==> try-quartz: inputs <==
==> flow/design.v <==
module alu16bit (
  input clk,                 
  input reset,               
  input [2:0] operation,     
  input [15:0] operand_A,
  input [15:0] operand_B,
  output reg [31:0] result, 
  output reg carry_flag,
  output reg zero_flag
);
parameter [2:0] ADD  = 3'b000,
                SUB  = 3'b001,
                MUL  = 3'b010,
                AND  = 3'b011,
                OR   = 3'b100,
                NAND = 3'b101,
                NOR  = 3'b110,
                XOR  = 3'b111;
reg [31:0] alu_result;  
reg alu_carry;
reg alu_zero;
always @(*) begin
  alu_result = 32'b0;
  alu_carry  = 1'b0;
  alu_zero   = 1'b0;
  case (operation)
    ADD: begin
      {alu_carry, alu_result} = {1'b0, operand_A} + {1'b0, operand_B};
      alu_zero = (alu_result[15:0] == 16'b0);
    end
    SUB: begin
      {alu_carry, alu_result} = {1'b0, operand_A} - {1'b0, operand_B};
      alu_zero = (alu_result[15:0] == 16'b0);
    end
    MUL: begin
      alu_result = operand_A * operand_B;   
      alu_zero = (alu_result == 32'b0);
    end
    AND: begin
      alu_result = {16'b0, (operand_A & operand_B)};
      alu_zero = (alu_result[15:0] == 16'b0);
    end
    OR: begin
      alu_result = {16'b0, (operand_A | operand_B)};
      alu_zero = (alu_result[15:0] == 16'b0);
    end
    NAND: begin
      alu_result = {16'b0, ~(operand_A & operand_B)};
      alu_zero = (alu_result[15:0] == 16'b0);
    end
    NOR: begin
      alu_result = {16'b0, ~(operand_A | operand_B)};
      alu_zero = (alu_result[15:0] == 16'b0);
    end
    XOR: begin
      alu_result = {16'b0, (operand_A ^ operand_B)};
      alu_zero = (alu_result[15:0] == 16'b0);
    end
    default: begin
      alu_result = 32'b0;
      alu_carry  = 1'b0;
      alu_zero   = 1'b1;
    end
  endcase
end
always @(posedge clk) begin
  if (reset) begin
    result     <= 32'b0;
    carry_flag <= 1'b0;
    zero_flag  <= 1'b0;
  end else begin
    result     <= alu_result;
    carry_flag <= alu_carry;
    zero_flag  <= alu_zero;
  end
end
endmodule
==> flow/run.sh <==
#!/bin/bash
# the make line also repeats each setting of config.mk as NAME=value (left out here)
make -C /OpenROAD-flow-scripts/flow DESIGN_CONFIG=/design/flow/config.mk WORK_HOME=/design/flow/orfs CLKGATE_MAP_FILE= finish
==> flow/config.mk <==
export PLATFORM = sky130hd
export DESIGN_NAME = alu16bit
export DESIGN_NICKNAME = alu16bit
export VERILOG_FILES = /design/flow/design.v
export SDC_FILE = /design/flow/constraint.sdc
export NUM_CORES = 4
export LEC_CHECK = 0
export ABC_AREA = 1
export CAP_MARGIN = 15
export CORE_ASPECT_RATIO = 0.5
export CORE_MARGIN = 2
export CORE_UTILIZATION = 40
export CTS_CLUSTER_DIAMETER = 210
export CTS_CLUSTER_SIZE = 99
export GPL_ROUTABILITY_DRIVEN = 0
export PLACE_DENSITY_LB_ADDON = 0.06
export SETUP_SLACK_MARGIN = -0.32
export SLEW_MARGIN = 20
export TNS_END_PERCENT = 10
==> flow/constraint.sdc <==
create_clock -name core_clock -period 7.2 [get_ports {clk}]
set_input_delay 1.4400 -clock core_clock [delete_from_list [all_inputs] [get_ports {clk}]]
set_output_delay 1.4400 -clock core_clock [all_outputs]
set_load 0.01 [all_outputs]
==> try-violet: changes against try-quartz <==
ABC_AREA = unset   (was 1)
CAP_MARGIN = 20   (was 15)
CORE_ASPECT_RATIO = unset   (was 0.5)
CTS_CLUSTER_DIAMETER = unset   (was 210)
CTS_CLUSTER_SIZE = unset   (was 99)
GPL_ROUTABILITY_DRIVEN = unset   (was 0)
PLACE_DENSITY_LB_ADDON = unset   (was 0.06)
SETUP_SLACK_MARGIN = unset   (was -0.32)
TNS_END_PERCENT = unset   (was 10)
==> try-fjord: changes against try-quartz <==
ABC_AREA = unset   (was 1)
CAP_MARGIN = 20   (was 15)
CORE_ASPECT_RATIO = unset   (was 0.5)
CORE_UTILIZATION = 65   (was 40)
CTS_CLUSTER_DIAMETER = unset   (was 210)
CTS_CLUSTER_SIZE = unset   (was 99)
GPL_ROUTABILITY_DRIVEN = unset   (was 0)
HOLD_SLACK_MARGIN = -0.09   (was unset)
PLACE_DENSITY_LB_ADDON = unset   (was 0.06)
SETUP_SLACK_MARGIN = unset   (was -0.32)
TNS_END_PERCENT = 100   (was 10)
==> impl_metrics.json <==
{
  "status": "complete, no violations",
  "place_inst": 2722,
  "finalSetupTns_ps": 0,
  "dp_hpwl_mm": 41.7,
  "grt_use_met2_pct": 44.7,
  "final_util_pct": 48.0,
  "cp-start-kind": "primary input",
  "pre_cts_ws_ps": -236,
  "antenna_cells": 0,
  "worstSetupPathType": "primary input to register",
  "min_to": "result[7]$_SDFF_PP0_",
  "crit_cells": 30
}
(the above is from try-quartz)
==> impl_metrics.json <==
{
  "status": "complete, no violations",
  "finalSetupTns_ps": 0,
  "place_inst": 2255,
  "final_util_pct": 54.5,
  "antenna_cells": 0,
  "dp_hpwl_mm": 39.6,
  "crit_cells": 24,
  "grt_use_met2_pct": 49.8,
  "worstSetupPathType": "primary input to register",
  "pre_cts_ws_ps": -864
}
(the above is from try-violet)
==> impl_metrics.json <==
{
  "status": "stopped before the end",
  "lastStage": "5_1_grt",
  "tool.error": "[ERROR GRT-0232] Routing congestion too high. Check the congestion heatmap in the GUI.",
  "place_area_um2": 15200,
  "dp_hpwl_mm": 38.7,
  "pre_cts_ws_ps": -1110,
  "io_pins": 71,
  "ys_sh_simple_pct": 18.5,
  "cts_setup_buffers": 47,
  "place_inst": 2099,
  "grt_use_met2_pct": 102,
  "yosysCellCount": 1602,
  "die_h_um": 143,
  "xor_share_pct": 3.68,
  "logic_family": "adder cells",
  "yosysTopAreaCellShare_pct": 31.1
}
(the above is from try-fjord)
